// CONV
module  CONV(
	input	wire				clk,
	input	wire				reset,
	output reg 				busy,	
	input	wire				ready,	
	output reg [11:0]	iaddr,
	input	wire [19:0] idata, 		 
	output reg	 			cwr,
	output reg [11:0]	caddr_wr,
	output reg [19:0]	cdata_wr,  
	output reg	 			crd,
	output reg [11:0]	caddr_rd, 
	input	wire [19:0]	cdata_rd,  
	output reg [2:0] 	csel	 
);
make LEC_CHECK=0 CAP_MARGIN=20 CORE_MARGIN=2 CORE_UTILIZATION=71 PLACE_DENSITY=0.36 SLEW_MARGIN=20 finish   # period 3.23 ns
run.sh (not shown) runs the stock make flow with config.mk's settings and CLKGATE_MAP_FILE=.
The first run finished but fails on setup timing.
Change:
--- a/flow/config.mk
+++ b/flow/config.mk
@@ -9,4 +9,5 @@
 export CORE_MARGIN = 2
-export CORE_UTILIZATION = 71
-export PLACE_DENSITY = 0.36
+export CORE_UTILIZATION = 68
+export CTS_CLUSTER_SIZE = 38
+export MAX_ROUTING_LAYER = met4
 export SLEW_MARGIN = 20
==> flow/constraint.sdc (replaced) <==
create_clock -name core_clock -period 4.72 [get_ports {clk}]
set_input_delay 0.9440 -clock core_clock [delete_from_list [all_inputs] [get_ports {clk}]]
set_output_delay 0.9440 -clock core_clock [all_outputs]
set_load 0.01 [all_outputs]
This time the run passed the timing, design-rule and antenna checks.
Die area grows by about 4.3%.
Synthesized cell count does not change.
Setup slack improves by 1100 ps.
Combinational power shrinks by about 43%.
Change:
--- a/flow/config.mk
+++ b/flow/config.mk
@@ -8,6 +8,11 @@
 export CAP_MARGIN = 20
+export CELL_PAD_IN_SITES_GLOBAL_PLACEMENT = 0
+export CORE_ASPECT_RATIO = 1.13
 export CORE_MARGIN = 2
-export CORE_UTILIZATION = 68
-export CTS_CLUSTER_SIZE = 38
+export CORE_UTILIZATION = 72
+export CTS_CLUSTER_SIZE = 24
+export GPL_TIMING_DRIVEN = 1
 export MAX_ROUTING_LAYER = met4
-export SLEW_MARGIN = 20
+export SETUP_SLACK_MARGIN = 0.27
+export SLEW_MARGIN = 10
+export TNS_END_PERCENT = 30
==> flow/constraint.sdc (replaced) <==
create_clock -name core_clock -period 2.32 [get_ports {clk}]
set_input_delay 0.4640 -clock core_clock [delete_from_list [all_inputs] [get_ports {clk}]]
set_output_delay 0.4640 -clock core_clock [all_outputs]
set_load 0.01 [all_outputs]
With this change the flow died in 4_1_cts on DPL-0038. Die area decreases by 5.4%. Area after synthesis stays the same. Synthesized cell count is unchanged.
Change:
==> flow/config.mk (replaced) <==
export PLATFORM = sky130hd
export DESIGN_NAME = CONV
export DESIGN_NICKNAME = CONV
export VERILOG_FILES = /design/flow/design.v
export SDC_FILE = /design/flow/constraint.sdc
export NUM_CORES = 4
export LEC_CHECK = 0
export CAP_MARGIN = 20
export CORE_MARGIN = 2
export CORE_UTILIZATION = 11
export SLEW_MARGIN = 20
==> flow/constraint.sdc (replaced) <==
create_clock -name core_clock -period 13.8 [get_ports {clk}]
set_input_delay 2.7600 -clock core_clock [delete_from_list [all_inputs] [get_ports {clk}]]
set_output_delay 2.7600 -clock core_clock [all_outputs]
set_load 0.01 [all_outputs]
After rerunning: The changed run went through all stages and came out clean. Die area increases to 6.4 times its value. Synthesized area stays the same. Synthesized cell count does not change.

========
## garnet
CONV again, from the RTL that the note above started with.
make LEC_CHECK=0 ABC_AREA=1 CAP_MARGIN=20 CELL_PAD_IN_SITES_DETAIL_PLACEMENT=2 CORE_MARGIN=4 CORE_UTILIZATION=40 GPL_ROUTABILITY_DRIVEN=0 GPL_TIMING_DRIVEN=1 MAX_ROUTING_LAYER=met4 MIN_ROUTING_LAYER=met2 SLEW_MARGIN=35 TNS_END_PERCENT=50 finish   # period 10.0 ns
Run status, garnet: aborted in global routing, error GRT-0116
Input changes introduced in lagoon (baseline for comparison: garnet):
Settings: CELL_PAD_IN_SITES_DETAIL_PLACEMENT removed (was 2); MIN_ROUTING_LAYER removed (was met2); GPL_TIMING_DRIVEN removed (was 1); GPL_ROUTABILITY_DRIVEN removed (was 0); CORE_UTILIZATION changed from 40 to 69; CORE_MARGIN changed from 4 to 2; ABC_AREA removed (was 1); SLEW_MARGIN changed from 35 to 20; CTS_CLUSTER_SIZE newly set to 35; MAX_ROUTING_LAYER removed (was met4); TNS_END_PERCENT removed (was 50); the clock period (ns, I/O delays scaled along) changed from 10.0 to 3.23.
Results
- lagoon: complete, dirty (negative setup slack)
- Share of synthesized area spent on multiplexers: lagoon higher than garnet
- In the flow results for garnet and lagoon, the area fraction in compound gates after synthesis is smaller on garnet.
- garnet → lagoon: synthesized area now smaller; area of the die decreased by 51% relative to the old numbers; share of synthesized area occupied by flip-flops and latches increased 5.4 points.
#### Input delta (indigo over lagoon)
Settings: an added TNS_END_PERCENT of 5; an added SETUP_SLACK_MARGIN of 0.96.
Notes after the runs:
Of indigo and lagoon, none finishes clean. In indigo the implementation ran to completion but is not tape-out ready, as the final checks report negative setup slack. indigo vs. lagoon: fraction of area in non-clock buffers has increased; number of nets at floorplan roughly the same; achievable frequency went down 0.067 GHz; minimum period implied by the final worst setup slack increased by 910 ps relative to the old numbers. Final sum of negative setup slack down 16200 ps in indigo wrt lagoon. Sort indigo and lagoon by critical path depth asc -> top: lagoon. Delta (indigo minus lagoon): power share of the combinational group went up, max-slew headroom at the worst pin went down. indigo gives more overall power of the completed layout than lagoon did. On clock-buffer cell count: between indigo and lagoon, it ends up lower for indigo.
Edits applied to the flow inputs when going from indigo to harbor:
Settings: swapping 35 for 38 in CTS_CLUSTER_SIZE; putting HOLD_SLACK_MARGIN at -0.09 where nothing was set; swapping 69 for 72 in CORE_UTILIZATION; clearing TNS_END_PERCENT, which used to be 5; putting MAX_ROUTING_LAYER at met4 where nothing was set; putting ABC_AREA at 1 where nothing was set; swapping 0.96 for 0.29 in SETUP_SLACK_MARGIN; swapping 3.23 for 3.5 in the clock period (ns, I/O delays scaled along).
==> comparison <==
- harbor was carried through to the last stage, and its layout satisfied the timing, design-rule and antenna checks.
- Looking at post-layout total power across both flows, harbor is the stronger of the two, with indigo trailing.
- Re final worst slack: harbor is 1410 ps up on indigo.
- Diff harbor and indigo: met3 track demand over resource lower in indigo
- Route | harbor vs indigo | wire shorter in harbor
- On maximum achievable frequency: between harbor and indigo, it ends up lower for indigo.
- NOTE count of inserted tapcells indigo->harbor increased by a few percent
- Re simple-gate share of the synthesized area: harbor is 20 points up on indigo.
- Run comparison: indigo highest routing layer actually used met5; harbor highest routing layer actually used met4
- Delta (harbor minus indigo): global-route usage went up; portion of total power attributed to the clock network went up.
> inputs changed (harbor -> ember)
Settings: HOLD_SLACK_MARGIN no longer set, was -0.09; SETUP_SLACK_MARGIN no longer set, was 0.29; CTS_CLUSTER_SIZE no longer set, was 38; CORE_UTILIZATION now 64, was 72; ABC_AREA no longer set, was 1; MAX_ROUTING_LAYER no longer set, was met4; the clock period (ns, I/O delays scaled along) now 4.85, was 3.5.
==> results <==
Taking harbor as 1.0, ember lands at 0.64 on synthesized cell count. Taking harbor as the reference, in ember count of inserted antenna diode cells went down, area growth from synthesis to final layout went up. On horizontal die dimension, the lower figure sits with ember, not harbor. Route | ember vs harbor | wire shorter in ember. ember vs. harbor: switching share of power decreased by 5.9 points relative to the old numbers, non-clock buffer count in the final layout went down 9, worst setup slack moved up. According to the power report, total power for ember is lower than for harbor. Looking only at area of all placed cells without fillers, and setting everything else aside, the higher value of ember and harbor goes to harbor.
Changes in raven relative to ember:
Settings: changing CORE_UTILIZATION from 64 to 72; setting SETUP_SLACK_MARGIN to -0.65 for the first time; changing the clock period (ns, I/O delays scaled along) from 4.85 to 8.35.
[summary]
- Cmp raven and ember / post-route clock skew / lower: raven
- Per the comparison of raven with ember, setup slack rose by 2160 ps, share of total power consumed by net switching rose by 0.47 points.

========
try-harbor:
Starting RTL as in the previous note.
clock: 3.33 ns
lec_check: 0
cap_margin: 20
core_margin: 2
core_utilization: 72
cts_cluster_diameter: 29
max_routing_layer: met4
setup_slack_margin: 0.33
slew_margin: 20
Tool error GRT-0116 stopped try-harbor during 5_1_grt; no final results.
Input changes introduced in try-nickel (baseline for comparison: try-harbor):
- GPL_TIMING_DRIVEN now 1, previously not set
- CELL_PAD_IN_SITES_GLOBAL_PLACEMENT now 0, previously not set
- SLEW_MARGIN now 35, was 20
- SETUP_SLACK_MARGIN now -0.17, was 0.33
- HOLD_SLACK_MARGIN now -0.06, previously not set
- CORE_ASPECT_RATIO now 1.13, previously not set
- CAP_MARGIN now 15, was 20
- TNS_END_PERCENT now 5, previously not set
- CTS_CLUSTER_SIZE now 24, previously not set
- CTS_CLUSTER_DIAMETER no longer set, was 29
- the clock period (ns, I/O delays scaled along) now 1.72, was 3.33
Results
4_1_cts: try-nickel exited with error. Diff try-harbor and try-nickel: floorplan core density lower in try-nickel. try-nickel vs. try-harbor: Yosys chip area barely changed; number of cells in the design after placement up 17%; chip area saw little to no change; cell area after technology mapping stayed essentially flat; placement-stage cell area went up by about 16%. try-harbor -> try-nickel: HPWL after detailed placement increased by more than a quarter.
For try-maple, these inputs were changed with respect to try-nickel:
- SLEW_MARGIN: 35 -> 20
- SETUP_SLACK_MARGIN: -0.17 -> unset
- HOLD_SLACK_MARGIN: -0.06 -> unset
- MAX_ROUTING_LAYER: met4 -> unset
- CELL_PAD_IN_SITES_GLOBAL_PLACEMENT: 0 -> unset
- GPL_TIMING_DRIVEN: 1 -> unset
- CAP_MARGIN: 15 -> 20
- CTS_CLUSTER_SIZE: 24 -> unset
- TNS_END_PERCENT: 5 -> unset
- CORE_ASPECT_RATIO: 1.13 -> unset
- CORE_UTILIZATION: 72 -> 63
- the clock period (ns, I/O delays scaled along): 1.72 -> 5.77
Notes after the runs:
try-maple completed every stage of the flow, and the final layout passed the timing, design-rule and antenna checks. try-maple vs try-nickel, post-placement cell area went down by 18%. try-maple: total die size 4000 um^2 above try-nickel. Relative to try-nickel, die outline width increased by about 13% in try-maple. From try-nickel to try-maple the numbers moved as follows: cell count after placement shrank by 578; number of unique standard cell types used by synthesis shows no meaningful change; floorplan utilization went down. As far as post-synthesis async set-or-reset flop share goes, try-nickel and try-maple are indistinguishable; the numbers are identical.

========
Starting RTL as in the previous note.
clock: 8.35 ns
lec_check: 0
cap_margin: 20
core_margin: 2
core_utilization: 72
cts_cluster_diameter: 230
place_density: 0.65
setup_slack_margin: -0.65
slew_margin: 20
Next try:
- CORE_UTILIZATION: 72 -> 40
- CTS_CLUSTER_DIAMETER: 230 -> default
- GPL_ROUTABILITY_DRIVEN: default -> 0
- GPL_TIMING_DRIVEN: default -> 0
- MAX_ROUTING_LAYER: default -> met4
- MIN_ROUTING_LAYER: default -> met1
- PLACE_DENSITY: 0.65 -> default
- SETUP_SLACK_MARGIN: -0.65 -> 1.87
- SLEW_MARGIN: 20 -> 10
- TNS_END_PERCENT: default -> 50
- clock period: 8.35 -> 10.0 ns (I/O delays scaled with it)
After rerunning:
- The new run completed without violations
- total power went down by about a fifth
- worst setup slack improved by 1.4 ns
- cell area went up by a few percent
- sequential cell count does not change
Next try:
- GPL_ROUTABILITY_DRIVEN: 0 -> default
- GPL_TIMING_DRIVEN: 0 -> default
- MAX_ROUTING_LAYER: met4 -> default
- MIN_ROUTING_LAYER: met1 -> default
- SETUP_SLACK_MARGIN: 1.87 -> default
- SLEW_MARGIN: 10 -> 20
- TNS_END_PERCENT: 50 -> default
- clock period: 10.0 -> 5.77 ns (I/O delays scaled with it)
After rerunning: Critical path depth stays the same; die area stays the same; routed wire length drops by a few percent; cell area fell by a few percent; sequential share of layout area goes up by 0.68 points; utilization falls by 0.96 points; non-clock buffer count went down by 124.

========
CONV again, from the RTL that the note above started with.
Settings: LEC_CHECK=0, CAP_MARGIN=20, CELL_PAD_IN_SITES_GLOBAL_PLACEMENT=0, CORE_ASPECT_RATIO=1.13, CORE_MARGIN=2, CORE_UTILIZATION=71, CTS_CLUSTER_DIAMETER=54, CTS_CLUSTER_SIZE=38, GPL_TIMING_DRIVEN=1, MAX_ROUTING_LAYER=met4, PLACE_DENSITY=0.65, SETUP_SLACK_MARGIN=0.56, SLEW_MARGIN=10, TNS_END_PERCENT=30; clock period 3.21 ns.
The first run never finished: it broke off in global routing.
==> next run, changes <==
- CTS_CLUSTER_DIAMETER: 54 -> 30
- CTS_CLUSTER_SIZE: 38 -> not set
- PLACE_DENSITY: 0.65 -> not set
- PLACE_DENSITY_LB_ADDON: not set -> 0.21
- clock period: 3.21 -> 3.4 ns (I/O delays scaled with it)
What happened:
- The new run died in global routing
- area after synthesis is unchanged
- die area does not change
- synthesized cell count is unchanged
==> next run, changes <==
- CAP_MARGIN: 20 -> 15
- CORE_UTILIZATION: 71 -> 72
- CTS_CLUSTER_DIAMETER: 30 -> not set
- CTS_CLUSTER_SIZE: not set -> 24
- HOLD_SLACK_MARGIN: not set -> -0.06
- PLACE_DENSITY_LB_ADDON: 0.21 -> not set
- SETUP_SLACK_MARGIN: 0.56 -> -0.17
- SLEW_MARGIN: 10 -> 35
- clock period: 3.4 -> 1.76 ns (I/O delays scaled with it)
With this change the flow died in clock tree synthesis with DPL-0038. Die area is lower slightly. Synthesized area is unchanged. Synthesized cell count is unchanged.
==> next run, changes <==
- CORE_ASPECT_RATIO: 1.13 -> 0.91
- TNS_END_PERCENT: 30 -> 5
- clock period: 1.76 -> 1.72 ns (I/O delays scaled with it)
Outcome:
- The changed run died in clock tree synthesis, error DPL-0038
- die size hardly moves
- synthesized area is unchanged
- synthesized cell count stays the same
No activity file was given, so power comes from the tool's default toggle rates.
